==> run R: inputs <==
## maxfinder
module maxfinder(clk, rst, start, x1, x2, x3, x4, eps, done, result);
Settings: LEC_CHECK=0, ABC_AREA=1, CAP_MARGIN=20, CORE_MARGIN=2, CORE_UTILIZATION=72, CTS_CLUSTER_DIAMETER=317, CTS_CLUSTER_SIZE=74, PLACE_DENSITY=0.37, SLEW_MARGIN=20; clock period 5.01 ns.
run.sh (not shown) runs the stock make flow with config.mk's settings and CLKGATE_MAP_FILE=.
==> run E: changes against run R <==
==> flow/config.mk (replaced) <==
export PLATFORM = sky130hd
export DESIGN_NAME = maxfinder
export DESIGN_NICKNAME = maxfinder
export VERILOG_FILES = /design/flow/design.v
export SDC_FILE = /design/flow/constraint.sdc
export NUM_CORES = 4
export LEC_CHECK = 0
export CAP_MARGIN = 20
export CORE_MARGIN = 2
export CORE_UTILIZATION = 72
export PLACE_DENSITY = 0.67
export SLEW_MARGIN = 20
==> flow/constraint.sdc (replaced) <==
create_clock -name core_clock -period 5.58 [get_ports {clk}]
set_input_delay 1.1160 -clock core_clock [delete_from_list [all_inputs] [get_ports {clk}]]
set_output_delay 1.1160 -clock core_clock [all_outputs]
set_load 0.01 [all_outputs]
==> run F: changes against run R <==
==> flow/config.mk (replaced) <==
export PLATFORM = sky130hd
export DESIGN_NAME = maxfinder
export DESIGN_NICKNAME = maxfinder
export VERILOG_FILES = /design/flow/design.v
export SDC_FILE = /design/flow/constraint.sdc
export NUM_CORES = 4
export LEC_CHECK = 0
export CAP_MARGIN = 20
export CORE_MARGIN = 2
export CORE_UTILIZATION = 40
export SLEW_MARGIN = 20
==> flow/constraint.sdc (replaced) <==
create_clock -name core_clock -period 9.0 [get_ports {clk}]
set_input_delay 1.8000 -clock core_clock [delete_from_list [all_inputs] [get_ports {clk}]]
set_output_delay 1.8000 -clock core_clock [all_outputs]
set_load 0.01 [all_outputs]
==> comparison table <==
| item | run E | run F | run R |
|---|---|---|---|
| Skew-Pair Late Insertion Delay | 0.43 ns | 0.44 ns | 0.42 ns |
| Depth of the most critical reg-to-reg path | 25 | 26 | 26 |
| Worst Path Arrival | 6.11 ns | 6.78 ns | 5.47 ns |
| Run status | complete, but fails checks | timing/DRC/antenna clean | complete, but fails checks |
| Reasons for failing layout checks | negative setup slack | - | negative setup slack |
| Inverter count | 232 | 232 | 379 |
| Worst path setup slack after routing | -0.204 ns | 2.55 ns | -0.174 ns |
| Power drawn by the clock network | 1.07 mW | 0.641 mW | 1.12 mW |
| Clkbuf count | 20 | 17 | 18 |
| Max VDD drop | 0.329 mV | 0.0937 mV | 0.516 mV |
| Die Outline Area | 18500 um^2 | 32800 um^2 | 18500 um^2 |
| Avg Vias per Cell | 5.67 | 4.95 | 5.74 |
| Antenna fix cells | 0 | 1 | 0 |
| Area added between synthesis and finish | 16.2% | 10.0% | 24.5% |

==> inputs of build 23 <==
Starting RTL as in the previous note.
Settings: LEC_CHECK=0, CAP_MARGIN=20, CELL_PAD_IN_SITES_DETAIL_PLACEMENT=0, CELL_PAD_IN_SITES_GLOBAL_PLACEMENT=3, CORE_ASPECT_RATIO=0.78, CORE_MARGIN=2, CORE_UTILIZATION=30, CTS_CLUSTER_DIAMETER=164, GPL_ROUTABILITY_DRIVEN=1, SETUP_SLACK_MARGIN=1.46, SLEW_MARGIN=20, TNS_END_PERCENT=70; clock period 5.84 ns.
==> trial 35: changes against build 23 <==
ABC_AREA = 1   (was unset)
CELL_PAD_IN_SITES_DETAIL_PLACEMENT = unset   (was 0)
CELL_PAD_IN_SITES_GLOBAL_PLACEMENT = unset   (was 3)
CORE_ASPECT_RATIO = unset   (was 0.78)
CORE_UTILIZATION = 72   (was 30)
CTS_CLUSTER_DIAMETER = unset   (was 164)
CTS_CLUSTER_SIZE = 13   (was unset)
GPL_ROUTABILITY_DRIVEN = unset   (was 1)
PLACE_DENSITY_LB_ADDON = 0.26   (was unset)
SETUP_SLACK_MARGIN = unset   (was 1.46)
TNS_END_PERCENT = unset   (was 70)
==> flow/constraint.sdc (replaced) <==
create_clock -name core_clock -period 4.51 [get_ports {clk}]
set_input_delay 0.9020 -clock core_clock [delete_from_list [all_inputs] [get_ports {clk}]]
set_output_delay 0.9020 -clock core_clock [all_outputs]
set_load 0.01 [all_outputs]
==> trial 5: changes against build 23 <==
CELL_PAD_IN_SITES_DETAIL_PLACEMENT = unset   (was 0)
CELL_PAD_IN_SITES_GLOBAL_PLACEMENT = unset   (was 3)
CORE_ASPECT_RATIO = unset   (was 0.78)
CORE_UTILIZATION = 72   (was 30)
CTS_CLUSTER_DIAMETER = unset   (was 164)
CTS_CLUSTER_SIZE = 45   (was unset)
GPL_ROUTABILITY_DRIVEN = unset   (was 1)
PLACE_DENSITY_LB_ADDON = 0.0   (was unset)
SETUP_SLACK_MARGIN = 1.77   (was 1.46)
TNS_END_PERCENT = unset   (was 70)
==> flow/constraint.sdc (replaced) <==
create_clock -name core_clock -period 6.49 [get_ports {clk}]
set_input_delay 1.2980 -clock core_clock [delete_from_list [all_inputs] [get_ports {clk}]]
set_output_delay 1.2980 -clock core_clock [all_outputs]
set_load 0.01 [all_outputs]
==> comparison <==
Build 23 completed with no timing, DRC or antenna violations. Trial 5 produced a clean layout. Trial 35 did not get past global routing. Routed wire length: build 23 is lower than trial 5 (about 7.5%). Between build 23 and trial 5, the lower via count is in build 23 (gap about 14%, measured against trial 5). Of build 23 and trial 5, trial 5 has the higher non-clock buffer count (gap 2). Against trial 5, the clock skew of build 23 is higher by 0.0063 ns. In area after synthesis, build 23 and trial 5 do not differ. Register-to-register slack: build 23 is worse than trial 5 (0.34 ns). In trial 5 the count of clock-buffer cells in the layout is higher than in build 23, by 5. Between build 23 and trial 5, the lower design area is in trial 5 (gap 3.0%, measured against trial 5). Between trial 5 and build 23, the lower final cell count is in trial 5 (gap 16%, measured against build 23). Die size, highest first: build 23, trial 35, trial 5. Utilization: trial 5 is higher than build 23 (51 points).

==> maple <==
Starting RTL as in the previous note.
make LEC_CHECK=0 ABC_AREA=1 CAP_MARGIN=5 CORE_MARGIN=2 CORE_UTILIZATION=72 CTS_CLUSTER_DIAMETER=258 CTS_CLUSTER_SIZE=74 MAX_ROUTING_LAYER=met4 PLACE_DENSITY=0.38 SLEW_MARGIN=20 finish   # period 4.59 ns
==> harbor: changes against maple <==
==> flow/config.mk (replaced) <==
export PLATFORM = sky130hd
export DESIGN_NAME = maxfinder
export DESIGN_NICKNAME = maxfinder
export VERILOG_FILES = /design/flow/design.v
export SDC_FILE = /design/flow/constraint.sdc
export NUM_CORES = 4
export LEC_CHECK = 0
export CAP_MARGIN = 20
export CORE_MARGIN = 2
export CORE_UTILIZATION = 17
export SLEW_MARGIN = 20
==> flow/constraint.sdc (replaced) <==
create_clock -name core_clock -period 9.49 [get_ports {clk}]
set_input_delay 1.8980 -clock core_clock [delete_from_list [all_inputs] [get_ports {clk}]]
set_output_delay 1.8980 -clock core_clock [all_outputs]
set_load 0.01 [all_outputs]
==> results.txt <==
flow finished, numbers: setup bufs post-CTS=0, YS chip area=12,500 µm², tally of filler cells in the layout=7,955, CP endpoint=datapath.my_x1.reg1.out$_SDFFE_PP0P_, inverters=232, nonclk buf count=42, maximum VDD drop=0.0831 mV, status=finished clean, Clock Skew=0.0116 ns, Final Non-Filler Cells=2,372
(the above is from harbor)
==> results.txt <==
flow finished, numbers: final setup violation count=31, setup bufs post-CTS=19, Failing Checks=negative setup slack, tally of filler cells in the layout=503, Worst Setup Slack, final=-0.966 ns, CP endpoint=datapath.PU3.reg4.reg9.out$_SDFF_PP0_, Final Non-Filler Cells=1,981, status=complete, but fails checks, Clock Skew=0.0106 ns, YS chip area=12,600 µm², nonclk buf count=216
(the above is from maple)

==> v34 <==
maxfinder again, from the RTL that the note above started with.
make LEC_CHECK=0 ABC_AREA=1 CAP_MARGIN=0 CORE_MARGIN=2 CORE_UTILIZATION=72 CTS_CLUSTER_DIAMETER=39 CTS_CLUSTER_SIZE=74 PLACE_DENSITY=0.67 SETUP_SLACK_MARGIN=1.39 SLEW_MARGIN=20 finish   # period 5.01 ns
==> v16 (differences from v34) <==
Settings changed: CAP_MARGIN 0 to 20, CTS_CLUSTER_DIAMETER 39 to 27, PLACE_DENSITY 0.67 to unset, PLACE_DENSITY_LB_ADDON set to 0.27, SETUP_SLACK_MARGIN 1.39 to 1.32.
==> v17 (differences from v34) <==
Settings changed: CAP_MARGIN 0 to 20, CTS_CLUSTER_DIAMETER 39 to 26, CTS_CLUSTER_SIZE 74 to unset, PLACE_DENSITY 0.67 to unset, PLACE_DENSITY_LB_ADDON set to 0.19, SETUP_SLACK_MARGIN 1.39 to 1.48.
==> flow/constraint.sdc (replaced) <==
create_clock -name core_clock -period 6.06 [get_ports {clk}]
set_input_delay 1.2120 -clock core_clock [delete_from_list [all_inputs] [get_ports {clk}]]
set_output_delay 1.2120 -clock core_clock [all_outputs]
set_load 0.01 [all_outputs]
==> notes <==
- v16 did not get past global routing. v34 completed and failed the layout checks on negative setup slack. v17 completed without violations.
- Die size is the same in v34 and v16.
- Fmax: v17 is lower than v34 (about 9%).
- Critical path depth: v34 is lower than v17 (2).
- Against v17, the wire length of v34 is smaller by about 15%.

==> tundra: inputs <==
maxfinder again, from the RTL that the note above started with.
clock: 5.33 ns
lec_check: 0
cap_margin: 30
cell_pad_in_sites_global_placement: 0
core_aspect_ratio: 1.75
core_margin: 2
core_utilization: 72
cts_cluster_diameter: 48
gpl_routability_driven: 1
max_routing_layer: met5
min_routing_layer: met1
place_density_lb_addon: 0.19
slew_margin: 20
tns_end_percent: 10
==> violet: changes against tundra <==
ABC_AREA = 1   (was default)
CAP_MARGIN = 20   (was 30)
CELL_PAD_IN_SITES_GLOBAL_PLACEMENT = default   (was 0)
CORE_ASPECT_RATIO = default   (was 1.75)
CTS_CLUSTER_DIAMETER = default   (was 48)
CTS_CLUSTER_SIZE = 74   (was default)
GPL_ROUTABILITY_DRIVEN = default   (was 1)
HOLD_SLACK_MARGIN = 0.07   (was default)
MAX_ROUTING_LAYER = default   (was met5)
MIN_ROUTING_LAYER = default   (was met1)
PLACE_DENSITY_LB_ADDON = 0.27   (was 0.19)
TNS_END_PERCENT = default   (was 10)
==> flow/constraint.sdc (replaced) <==
create_clock -name core_clock -period 5.01 [get_ports {clk}]
set_input_delay 1.0020 -clock core_clock [delete_from_list [all_inputs] [get_ports {clk}]]
set_output_delay 1.0020 -clock core_clock [all_outputs]
set_load 0.01 [all_outputs]
==> juniper: changes against tundra <==
ABC_AREA = 1   (was default)
CAP_MARGIN = 20   (was 30)
CELL_PAD_IN_SITES_GLOBAL_PLACEMENT = default   (was 0)
CORE_ASPECT_RATIO = default   (was 1.75)
CTS_CLUSTER_DIAMETER = default   (was 48)
CTS_CLUSTER_SIZE = 74   (was default)
GPL_ROUTABILITY_DRIVEN = default   (was 1)
MAX_ROUTING_LAYER = default   (was met5)
MIN_ROUTING_LAYER = default   (was met1)
PLACE_DENSITY = 0.67   (was default)
PLACE_DENSITY_LB_ADDON = default   (was 0.19)
TNS_END_PERCENT = default   (was 10)
==> flow/constraint.sdc (replaced) <==
create_clock -name core_clock -period 5.01 [get_ports {clk}]
set_input_delay 1.0020 -clock core_clock [delete_from_list [all_inputs] [get_ports {clk}]]
set_output_delay 1.0020 -clock core_clock [all_outputs]
set_load 0.01 [all_outputs]
==> comparison <==
- violet aborted during global routing. juniper finished with setup timing left. tundra reached the layout checks and failed them: setup timing.
- Between tundra and juniper, the lower register-to-register slack is in tundra (gap 350 ps).
- Clock-buffer cell count: juniper is higher than tundra (1).
- Worst setup slack: tundra is lower than juniper (350 ps).
- Against juniper, the via count of tundra is higher by about 2.2%.
- Die area is about the same in juniper and tundra.
- In juniper the sequential power is larger than in tundra, by about 9%.
- In clock power, tundra and juniper hardly differ.
- Of juniper and tundra, juniper has the higher power (gap 27%, measured against tundra).
- Between tundra and juniper, the lower final cell count is in tundra (gap 8.9%, measured against juniper).
- Against juniper, the hold slack of tundra is worse by 2.1 ps.

==> wip/nickel <==
maxfinder again, from the RTL that the note above started with.
// maxfinder
module maxfinder(clk, rst, start, x1, x2, x3, x4, eps, done, result);
input clk, start, rst;
input [4:0] x1, x2, x3, x4, eps;
output done;
output [4:0] result;
wire wen, wenep, sel, zer;
DataPath datapath(clk, rst, x1, x2, x3, x4, eps, wen, wenep, sel, zer, result);
controller con(clk, rst, start, zer, wen, wenep, sel, done);
endmodule
make LEC_CHECK=0 CAP_MARGIN=20 CORE_MARGIN=2 CORE_UTILIZATION=69 CTS_CLUSTER_SIZE=46 PLACE_DENSITY_LB_ADDON=0.0 SETUP_SLACK_MARGIN=1.83 SLEW_MARGIN=20 finish   # period 6.22 ns
==> inputs of wip/willow, as changes to wip/nickel <==
Settings changed: CORE_UTILIZATION 69 to 65, CTS_CLUSTER_SIZE 46 to not set, PLACE_DENSITY_LB_ADDON 0.0 to not set, SETUP_SLACK_MARGIN 1.83 to not set.
==> flow/constraint.sdc (replaced) <==
create_clock -name core_clock -period 5.01 [get_ports {clk}]
set_input_delay 1.0020 -clock core_clock [delete_from_list [all_inputs] [get_ports {clk}]]
set_output_delay 1.0020 -clock core_clock [all_outputs]
set_load 0.01 [all_outputs]
==> results.toml <==
# generated from flow reports
[placement]
dp_cells = 1609
preCtsSetupSlack_ns = 0.219
dp_hpwl_um = 23100

[final_timing]
holdWs_ns = 0.453

[finish]
comb_area_share_pct = 67.2
stdcell_area_um2 = 15300
fin_cells = 1704

[pwr]
p_int_mw = 2.53
power_density_nw_per_um2 = 282

[global_routing]
use_met3_pct = 6.70
met2_usage_pct = 60.2

[setup_path]
critPathCapture = "datapath.my_x3.reg1.out"

[outcome]
outcome = "finished clean"

[cts]
post_cts_resized = 79
That was wip/nickel.
==> results.toml <==
# generated from flow reports
[outcome]
outcome = "failed layout checks"
violatedChecks = "setup timing"

[finish]
stdcell_area_um2 = 15700
comb_area_share_pct = 63.1
fin_cells = 1836

[drt]
drtPass1Iterations = 6

[cts]
post_cts_resized = 64

[setup_path]
critPathCapture = "datapath.my_x1.reg0.out"
path_buffers = 4

[final_timing]
fin_ws_ns = -0.572
setup_viol = 18
max_freq_mhz = 179

[placement]
dp_cells = 1772
dp_hpwl_um = 25100
preCtsSetupSlack_ns = -0.638

[global_routing]
met2_usage_pct = 60.0
use_met3_pct = 4.26

[pwr]
power_density_nw_per_um2 = 356
That was wip/willow.

==> build 18: inputs <==
Starting RTL as in the previous note.
==> flow/design.v (excerpt) <==
module maxfinder(clk, rst, start, x1, x2, x3, x4, eps, done, result);
clock: 6.16 ns
lec_check: 0
cap_margin: 20
core_aspect_ratio: 1.18
core_margin: 2
core_utilization: 72
cts_cluster_diameter: 396
cts_cluster_size: 25
hold_slack_margin: 0.3
place_density_lb_addon: 0.0
setup_slack_margin: 1.21
slew_margin: 20
tns_end_percent: 10
==> build 51 (differences from build 18) <==
ABC_AREA = 1   (was default)
CORE_ASPECT_RATIO = default   (was 1.18)
CTS_CLUSTER_DIAMETER = default   (was 396)
CTS_CLUSTER_SIZE = 74   (was 25)
HOLD_SLACK_MARGIN = default   (was 0.3)
PLACE_DENSITY_LB_ADDON = 0.27   (was 0.0)
SETUP_SLACK_MARGIN = default   (was 1.21)
TNS_END_PERCENT = default   (was 10)
==> flow/constraint.sdc (replaced) <==
create_clock -name core_clock -period 5.13 [get_ports {clk}]
set_input_delay 1.0260 -clock core_clock [delete_from_list [all_inputs] [get_ports {clk}]]
set_output_delay 1.0260 -clock core_clock [all_outputs]
set_load 0.01 [all_outputs]
==> qor summary <==
|  | build 18 | build 51 |
|---|---|---|
| Largest stage delay on the critical path | 0.40 ns | 0.59 ns |
| Cell area after layout | 14230 um2 | 15360 um2 |
| Vias in the first global route | 10.27k | 11.44k |
| Sequential cell area in the final layout | 2331 um2 | 2349 um2 |
| Run status | timing/DRC/antenna clean | failed layout checks |
| Violated checks | - | setup timing |
| Min-Delay Endpoint | datapath.my_ix1.reg4.out | datapath.my_ix1.reg0.out |
| Slowest library cell on the worst path | sky130_fd_sc_hd__fa_1 | sky130_fd_sc_hd__fa_2 |
| Clock network contribution to total cell area | 0.04237 | 0.03739 |
| Count of unique library cells instantiated by Yosys | 69 | 52 |
| Net switching component of the power | 0.001722 W | 0.003347 W |
| Relative slew slack | 0.3880 | 0.2448 |
| Total routing usage reported by global routing | 0.3464 | 0.4108 |
| Initial detailed-routing violation count | 755 | 1801 |
| Setup TNS Final | 0 ns | -3.340 ns |
| Overall die area | 18480 um2 | 18540 um2 |
Power is estimated from default activity; no workload was simulated.
